==> inputs of job 7877 <==
==> flow/design.v <==
module top_level(f1,f2,p,in_1,in_2,out,clk,clk2);
input [7:0]in_1, in_2;
input clk;
input clk2;
input [15:0]p;   
input [15:0]f1,f2;  
output [15:0]out;
wire [15:0]a,b;
wire [15:0]r1,r2,r3,r4,r5;
convert inst_1(.float(a), .int8(in_1), .clk(clk));  
convert inst_2(.float(b), .int8(in_2), .clk(clk));
mult inst_3(.B(f1), .C(r1), .A(a), .clk(clk));   
mult inst_4(.B(f2), .C(r2), .A(b), .clk(clk));
main_adder inst_5 (.AA(r1), .BB(r2),.clk(clk), .R_add(r3)); 
mux inst_6(.in1(r4), .in2(p), .sel(clk2), .out(r5));  
main_adder inst_7 (.AA(r3), .BB(r5),.clk(clk), .R_add(r4));  
assign out=r4;
endmodule
module convert( float, int8,clk);
input clk;
output [15:0] float;
input [7:0] int8;
reg [4:0] exp;
reg [9:0] mantissa;
integer i;
always @(negedge clk)
begin
if(int8 != 8'b0) 
begin
for(i = 0; i < 8; i = i + 1)
    if(int8[i]) 
      exp = i;
      if(exp < 10)
      mantissa = int8 << (10 - exp);
      else
      mantissa = int8;
      exp = exp + 15;
 end
else begin
 mantissa=0;
exp=0;
    end
end
assign float = {1'b0, exp, mantissa};
endmodule
module mult(B,C, A, clk);
input  [15:0]A;
input clk;
input [15:0]B;
output reg    [15:0]C;
wire          [5:0]e;   
wire           [21:0]m;  
wire            [10:0]A_m;     
wire            [10:0]B_m;     
reg           [4:0]C_e;  
wire            C_sign;  
reg           [9:0]C_m;  
assign C_sign=(A[15]^B[15]); 
assign e[5:0]=(A[14:10]+B[14:10]-4'b1111); 
assign A_m[10:0]={1'b1, A[9:0]};
assign B_m[10:0]={1'b1, B[9:0]};
assign m[21:0]=(A_m[10:0])*(B_m[10:0]);   
always@(posedge clk)
begin
if (A==0)   
  begin
  C<=16'b0;
  end
else begin
    if (m[21]==1'b1) 
    begin
    C_m=m[20:11];
    C_e=e[4:0]+m[21];
    C<={C_sign,C_e[4:0],C_m[9:0]};
    end 
    else begin
    C_m=m[19:10];
    C_e=e[4:0]+m[21];
    C<={C_sign,C_e[4:0],C_m[9:0]};
    end
end
end
endmodule
module main_adder (AA, BB,clk, R_add);
input [15:0] AA, BB; 
input clk;             
output  [15:0] R_add;                
wire [14:0]temp_Sum_M_C; 
wire [13:0]temp_Sub_M_C, temp_lza_count_reg;
wire [15:0]temp_L, temp_S;
compare_adder inst_1  (.C_L(temp_L), .C_S(temp_S), .A(AA), .B(BB),.clk(clk));  
shift_adder inst_2    ( temp_sign, temp_Sum_M_C, temp_Sub_M_C, temp_lza_count_reg, temp_L, temp_S,clk);
adder inst_3          (R_add, temp_L, temp_S, temp_sign, temp_Sum_M_C, temp_Sub_M_C, temp_lza_count_reg,clk );
endmodule
module compare_adder (C_L, C_S, A, B,clk);
input [15:0] A, B;
input clk;
output reg[15:0] C_L, C_S;
always@ (posedge clk)
if (A[14:0]>=B[14:0])
 begin
C_L<=A[15:0]; C_S<=B[15:0];
 end
 else begin
C_L<=B[15:0]; C_S<=A[15:0];
 end
endmodule
module shift_adder ( sign, Sum_M_C, Sub_M_C, lza_count_reg,L, S,clk);
input [15:0] L, S;  
input clk;             
output reg sign;                       
reg [13:0] M_C_L, M_C_S;        
reg [13:0]M_C_Lnew, M_C_Snew;   
output  reg[14:0] Sum_M_C;             
output  reg[13:0] Sub_M_C;            
reg [13:0] Sub_M_CS;                     
output reg [13:0] lza_count_reg;                
reg [4:0] count; 
always@ (*)
begin
M_C_L[13:0]={1'b1, L[9:0], 3'b000};                      
M_C_S[13:0]={1'b1, S[9:0], 3'b000};
sign=L[15];                                              
M_C_Snew[13:0]=M_C_S[13:0]>>(L[14:10]-S[14:10]);         
M_C_Lnew[13:0]=M_C_L[13:0];                              
Sum_M_C[14:0]=M_C_Lnew[13:0]+ M_C_Snew[13:0];            
Sub_M_C[13:0]=M_C_Lnew[13:0]- M_C_Snew[13:0];            
begin 
lza_count_reg=14;                                            
for( count=0; count<14; count=count+1 ) 
if( Sub_M_C[ count ] ) 
lza_count_reg=13-count; 
end 
end
endmodule
module adder(R_add, L, S, sign, Sum_M_C, Sub_M_C,lza_count_reg,clk );
input clk;
input [15:0] L, S;               
input sign;                       
input [14:0] Sum_M_C;             
input [13:0] Sub_M_C;            
reg [13:0] Sub_M_CS;                     
input [13:0] lza_count_reg;                
output reg [15:0] R_add;                
always @(posedge clk)
begin
if (L==0 &  S==0)
  begin
  R_add<=16'b0;
  end
  else begin
if (L[15]^S[15]==0)            
 begin
R_add[15]<=sign;                      
R_add[14:10]<=L[14:10]+Sum_M_C[14];   
 if (Sum_M_C[14]==1)
 begin
 R_add[9:0]<=Sum_M_C[13:4];
 end 
 else begin
 R_add[9:0]<=Sum_M_C[12:3];             
 end
 end 
 else begin                         
R_add[15]<=sign;
R_add[14:10]<=L[14:10]-lza_count_reg;
Sub_M_CS[13:0]=(Sub_M_C[13:0]<<lza_count_reg);
R_add[9:0]<=Sub_M_CS[12:3];          
end
end
end
endmodule
module mux(in1, in2, sel, out);  
input [15:0]in1,in2;
input sel;
output reg [15:0]out;
 always @ (*)  
 begin : MUX        
   if (sel == 1'b0) begin
      out = in1;
   end else begin
       out = in2 ;
   end
end
endmodule  
==> flow/run.sh <==
#!/bin/bash
# the make line also repeats each setting of config.mk as NAME=value (left out here)
make -C /OpenROAD-flow-scripts/flow DESIGN_CONFIG=/design/flow/config.mk WORK_HOME=/design/flow/orfs CLKGATE_MAP_FILE= finish
==> flow/config.mk <==
export PLATFORM = sky130hd
export DESIGN_NAME = top_level
export DESIGN_NICKNAME = top_level
export VERILOG_FILES = /design/flow/design.v
export SDC_FILE = /design/flow/constraint.sdc
export NUM_CORES = 4
export LEC_CHECK = 0
export ABC_AREA = 1
export CAP_MARGIN = 20
export CORE_ASPECT_RATIO = 0.5
export CORE_MARGIN = 9
export CORE_UTILIZATION = 58
export CTS_CLUSTER_DIAMETER = 55
export MAX_ROUTING_LAYER = met5
export MIN_ROUTING_LAYER = met1
export PLACE_DENSITY_LB_ADDON = 0.0
export SETUP_SLACK_MARGIN = -1.91
export SLEW_MARGIN = 20
==> flow/constraint.sdc <==
create_clock -name core_clock -period 20.0 [get_ports {clk}]
set_input_delay 4.0000 -clock core_clock [delete_from_list [all_inputs] [get_ports {clk}]]
set_output_delay 4.0000 -clock core_clock [all_outputs]
set_load 0.01 [all_outputs]
==> job 1338: changes against job 7877 <==
- CORE_ASPECT_RATIO: 0.5 -> 0.88
- CORE_MARGIN: 9 -> 2
- CORE_UTILIZATION: 58 -> 72
- CTS_CLUSTER_DIAMETER: 55 -> 339
- CTS_CLUSTER_SIZE: default -> 36
- PLACE_DENSITY: default -> 0.67
- PLACE_DENSITY_LB_ADDON: 0.0 -> default
- SETUP_SLACK_MARGIN: -1.91 -> default
- TNS_END_PERCENT: default -> 35
==> flow/constraint.sdc (replaced) <==
create_clock -name core_clock -period 7.7 [get_ports {clk}]
set_input_delay 1.5400 -clock core_clock [delete_from_list [all_inputs] [get_ports {clk}]]
set_output_delay 1.5400 -clock core_clock [all_outputs]
set_load 0.01 [all_outputs]
==> job 8740: changes against job 7877 <==
- ABC_AREA: 1 -> default
- CORE_ASPECT_RATIO: 0.5 -> default
- CORE_MARGIN: 9 -> 2
- CORE_UTILIZATION: 58 -> 40
- CTS_CLUSTER_DIAMETER: 55 -> default
- MAX_ROUTING_LAYER: met5 -> default
- MIN_ROUTING_LAYER: met1 -> default
- PLACE_DENSITY_LB_ADDON: 0.0 -> default
- SETUP_SLACK_MARGIN: -1.91 -> default
==> flow/constraint.sdc (replaced) <==
create_clock -name core_clock -period 13.3 [get_ports {clk}]
set_input_delay 2.6600 -clock core_clock [delete_from_list [all_inputs] [get_ports {clk}]]
set_output_delay 2.6600 -clock core_clock [all_outputs]
set_load 0.01 [all_outputs]
==> comparison <==
Die area, highest first: job 8740, job 7877, job 1338.
Final area, highest first: job 1338, job 8740, job 7877.
Between job 8740 and job 1338, the lower critical path depth is in job 8740 (gap 3).
In job 1338 the sequential share of layout area is lower than in job 7877, by 1.2 points.
Job 8740 produced a clean layout. Job 7877 completed with no timing, DRC or antenna violations. Job 1338 reached the layout checks and failed them: setup timing.
==> figures <==
Run status: job 7877 no timing/DRC/antenna violations; job 8740 no timing/DRC/antenna violations; job 1338 failed layout checks
Violated checks: job 7877 -; job 8740 -; job 1338 setup timing
Worst slew margin relative to its limit: job 7877 35.98%; job 8740 27.49%; job 1338 27.88%
Routed wire length per instance: job 7877 14.65 µm; job 8740 16.92 µm; job 1338 20.84 µm
Starting DRT DRC Count: job 7877 1055; job 8740 1007; job 1338 3721
R2R depth: job 7877 33; job 8740 26; job 1338 29
Count of inverters not on the clock network in the layout: job 7877 576; job 8740 343; job 1338 577
Detail-routed via count per cell: job 7877 5.330; job 8740 5.466; job 1338 6.381
Std cell rows: job 7877 47; job 8740 83; job 1338 56
Critical path data arrival time: job 7877 17.88 ns; job 8740 13.44 ns; job 1338 11.18 ns
Mean instance size in the synthesized netlist: job 7877 6.932 µm²; job 8740 8.153 µm²; job 1338 6.932 µm²
Crit path top cell by count: job 7877 -; job 8740 sky130_fd_sc_hd__fa_1; job 1338 sky130_fd_sc_hd__fa_2

* * *

==> job 2794 <==
RTL: the design.v shown in full above, as it stands there.
export LEC_CHECK = 0
export ABC_AREA = 1
export CAP_MARGIN = 20
export CORE_MARGIN = 4
export CORE_UTILIZATION = 47
export CTS_CLUSTER_DIAMETER = 312
export CTS_CLUSTER_SIZE = 99
export PLACE_DENSITY_LB_ADDON = 0.17
export SLEW_MARGIN = 10
export TNS_END_PERCENT = 15
create_clock -name core_clock -period 13.5 [get_ports {clk}]
run.sh (not shown) runs the stock make flow with config.mk's settings and CLKGATE_MAP_FILE=.
==> job 1308 (differences from job 2794) <==
Settings changed: ABC_AREA 1 to default, CORE_MARGIN 4 to 2, CORE_UTILIZATION 47 to 16, CTS_CLUSTER_DIAMETER 312 to default, CTS_CLUSTER_SIZE 99 to default, PLACE_DENSITY_LB_ADDON 0.17 to default, SLEW_MARGIN 10 to 20, TNS_END_PERCENT 15 to default.
==> flow/constraint.sdc (replaced) <==
create_clock -name core_clock -period 13.3 [get_ports {clk}]
set_input_delay 2.6600 -clock core_clock [delete_from_list [all_inputs] [get_ports {clk}]]
set_output_delay 2.6600 -clock core_clock [all_outputs]
set_load 0.01 [all_outputs]
==> job 8088 (differences from job 2794) <==
Settings changed: ABC_AREA 1 to default, CORE_MARGIN 4 to 2, CORE_UTILIZATION 47 to 72, CTS_CLUSTER_DIAMETER 312 to default, CTS_CLUSTER_SIZE 99 to 32, PLACE_DENSITY from default to 0.66, PLACE_DENSITY_LB_ADDON 0.17 to default, SLEW_MARGIN 10 to 20, TNS_END_PERCENT 15 to 35.
==> flow/constraint.sdc (replaced) <==
create_clock -name core_clock -period 10.3 [get_ports {clk}]
set_input_delay 2.0600 -clock core_clock [delete_from_list [all_inputs] [get_ports {clk}]]
set_output_delay 2.0600 -clock core_clock [all_outputs]
set_load 0.01 [all_outputs]
==> PnR_summary.wiki <==
=== Synthesis and place and route ===
{| class="wikitable"
! Metric !! Value
|-
| Worst-case setup margin in the final layout || 0.219 ns
|-
| Placed Cells incl. Taps || 4227
|-
| First-pass DRT Iterations || 5
|-
| Starting utilization of the core area || between 10% and 20%
|-
| Adders+Majority by Area || 29.8%
|-
| Post-Syn Area || 20600 sq um
|-
| Logic share of the area || 64.9%
|-
| Number of vias after detailed routing || 17700
|-
| Highest routing layer actually used || met5
|-
| Critical register-to-register path startpoint || inst_1.mantissa[5]$_SDFF_NP0_
|-
| Critical Path Max Stage Delay || 0.56 ns
|-
| Area of the die || roughly 130000 sq um
|-
| Final core area utilization || 19.2%
|-
| Clock buffers || 17
|-
| Run status || no timing/DRC/antenna violations
|-
| Sequential portion of the cell area || between 10% and 20%
|-
| Total Neg Setup Slack || 0 ns
|}
# the run above: job 1308

==> PnR_summary.wiki <==
=== Synthesis and place and route ===
{| class="wikitable"
! Metric !! Value
|-
| Run status || no timing/DRC/antenna violations
|-
| First-pass DRT Iterations || 6
|-
| Starting utilization of the core area || 47.9%
|-
| Worst-case setup margin in the final layout || 0.338 ns
|-
| Sequential portion of the cell area || 14.6%
|-
| Area of the die || 45200 sq um
|-
| Clock buffers || 19
|-
| Number of vias after detailed routing || 17800
|-
| Post-Syn Area || between 15000 and 20000 sq um
|-
| Placed Cells incl. Taps || 3372
|-
| Critical Path Max Stage Delay || 0.58 ns
|}
# the run above: job 2794

==> PnR_summary.wiki <==
=== Synthesis and place and route ===
{| class="wikitable"
! Metric !! Value
|-
| Run status || finished with violations
|-
| Number of distinct library cell variants in the gate-level netlist after synthesis || around 110
|-
| Starting utilization of the core area || 73.7%
|-
| Highest routing layer actually used || met4
|-
| Critical Path Max Stage Delay || 0.68 ns
|-
| Logic share of the area || 67.8%
|-
| Count of buffer and inverter cells on the critical path || 6
|-
| First-pass DRT Iterations || 10
|-
| Adders+Majority by Area || 29.8%
|-
| Area occupied by registers || 3210 sq um
|-
| Area of the die || 30000 sq um
|-
| Count of endpoints failing setup in the final report || 30
|-
| Critical register-to-register path startpoint || inst_2.mantissa[3]$_SDFF_NP0_
|-
| Sequential portion of the cell area || a little over an eighth
|-
| Destination of the worst hold path || inst_7.inst_3.R_add[15]$_SDFF_PP0_
|-
| Worst-case setup margin in the final layout || -1.68 ns
|-
| Worst-path cell with the longest stage delay || sky130_fd_sc_hd__fa_1
|-
| Post-Syn Area || 20600 sq um
|-
| Final core area utilization || 85.0%
|-
| Checks failing in the layout checks || negative setup slack
|}
# the run above: job 8088

